Setup of v44:
Design mul, start of the top module:
module mul(
    input  wire        clk,
    input  wire        rst,
    input  wire [63:0] lm,
    input  wire [63:0] rm,
    input  wire [1:0]  Data_type,
    output reg  [19:0] mul_out
);
For scale: roughly 6300 cells after synthesis, roughly 150 I/O pins, roughly 0.046 mm² of cells after synthesis.
export LEC_CHECK = 0
export CAP_MARGIN = 20
export CORE_ASPECT_RATIO = 0.5
export CORE_MARGIN = 7
export CORE_UTILIZATION = 60
export CTS_CLUSTER_DIAMETER = 293
export CTS_CLUSTER_SIZE = 99
export HOLD_SLACK_MARGIN = -0.09
export PLACE_DENSITY = 0.76
export SETUP_SLACK_MARGIN = -0.65
export SLEW_MARGIN = 20
export TNS_END_PERCENT = 20
create_clock -name core_clock -period 6.5 [get_ports {clk}]
run.sh (not shown) runs the stock make flow with config.mk's settings and CLKGATE_MAP_FILE=.
[inputs] v34 vs v44
- CTS_CLUSTER_SIZE changed from 99 to 95
- CORE_MARGIN changed from 7 to 2
- HOLD_SLACK_MARGIN removed (was -0.09)
- SETUP_SLACK_MARGIN removed (was -0.65)
- CORE_ASPECT_RATIO removed (was 0.5)
- PLACE_DENSITY removed (was 0.76)
- TNS_END_PERCENT removed (was 20)
- CTS_CLUSTER_DIAMETER changed from 293 to 245
- CORE_UTILIZATION changed from 60 to 65
==> results <==
- On number of diodes added for antenna fixing, the higher figure sits with v34, not v44.
- Between v44 and v34, the flow reports count of fill cells added during filler insertion decreasing by more than 10%.
- [compare] base=v44 new=v34: logic area barely changed; count of non-filler cells in the finished layout dropped 47.
The following lists how v11 was set up differently from v34:
- CORE_UTILIZATION now 40, was 65
- CTS_CLUSTER_DIAMETER no longer set, was 245
- CTS_CLUSTER_SIZE no longer set, was 95
Findings:
- Routability congestion estimate from global placement, v34 and v11, lower one = v11.
- Measured against each other, v34 and v11 differ in sum of routed wire segments on met1, the lower figure coming from v34.
- STATUS wire length of the first global-routing pass: v11 loses against v34
The following lists how v46 was set up differently from v11:
- an added PLACE_DENSITY of 0.76
- an added TNS_END_PERCENT of 20
- a change of CORE_UTILIZATION from 40 to 60
- an added SETUP_SLACK_MARGIN of -0.65
- an added CTS_CLUSTER_DIAMETER of 293
- a change of CORE_MARGIN from 2 to 7
- an added CORE_ASPECT_RATIO of 1.76
- an added HOLD_SLACK_MARGIN of -0.09
- an added CTS_CLUSTER_SIZE of 99
## What came out
Relative to v11, the switching power of v46 is lower by about 1%. Looking at via count, v46 sits 1638 higher than v11 does. Compared v11 against v46; wire length of the first global-routing pass within noise. The wire length of v11 and that of v46 are within noise of each other. Comparing v11 and v46, the higher count of clock-buffer cells in the layout was measured on v11. Lower max-slew headroom at the worst pin among v11 and v46: v11.
Modified inputs, v14 compared to v46
- an added MAX_ROUTING_LAYER of met4
- an added GPL_ROUTABILITY_DRIVEN of 0
- a deleted CTS_CLUSTER_DIAMETER that had been 293
- an added CELL_PAD_IN_SITES_GLOBAL_PLACEMENT of 1
- a change of HOLD_SLACK_MARGIN from -0.09 to 0.16
- a change of SETUP_SLACK_MARGIN from -0.65 to 1.17
- a change of PLACE_DENSITY from 0.76 to 0.66
- a change of CORE_MARGIN from 7 to 4
- a deleted CORE_ASPECT_RATIO that had been 1.76
- a change of TNS_END_PERCENT from 20 to 5
- an added CELL_PAD_IN_SITES_DETAIL_PLACEMENT of 2
- a change of CORE_UTILIZATION from 60 to 26
- a deleted CTS_CLUSTER_SIZE that had been 99
==> comparison <==
The sole clean run among v14 and v46 is v46. Nothing crashed in v14 and all stages finished; the problem is that the final layout failed, the offending checks being setup timing. Between v14 and v46, count of placed standard cells in the final layout, fillers left out is higher for v14, v46 comes in under that. [compare] base=v46 new=v14: die area has increased, final cell utilization of the core has decreased.
--- input diff v14..v51 ---
- putting ABC_AREA at 0 where nothing was set
- swapping 4 for 7 in CORE_MARGIN
- putting CTS_CLUSTER_DIAMETER at 389 where nothing was set
- putting CTS_CLUSTER_SIZE at 92 where nothing was set
- putting CORE_ASPECT_RATIO at 1.22 where nothing was set
==> results <==
- In v51 the implementation ran to completion but is not tape-out ready, as the final checks report capacitance limit, slew limit, setup timing.
- Of the two values seen for cell at the slowest stage of the critical path, a211oi_1 was produced by v51 and fa_1 by v14.
- The lower setup slack of the critical path after layout of v14 and v51 is in v51.
- Global routing usage on met3: v14 and v51 compared, lower one is v51
- v14 has lower worst hold slack than v51.
- Number of levels the H-tree was split into came out exactly the same in v14 and v51.
- The count of clock-buffer cells in the layout in v51 sits 1 above the value recorded for v14.
- Diff v14 and v51: first-pass GRT wire length lower in v51
Power figures rest on the tool's default switching activity, not on a simulated workload.
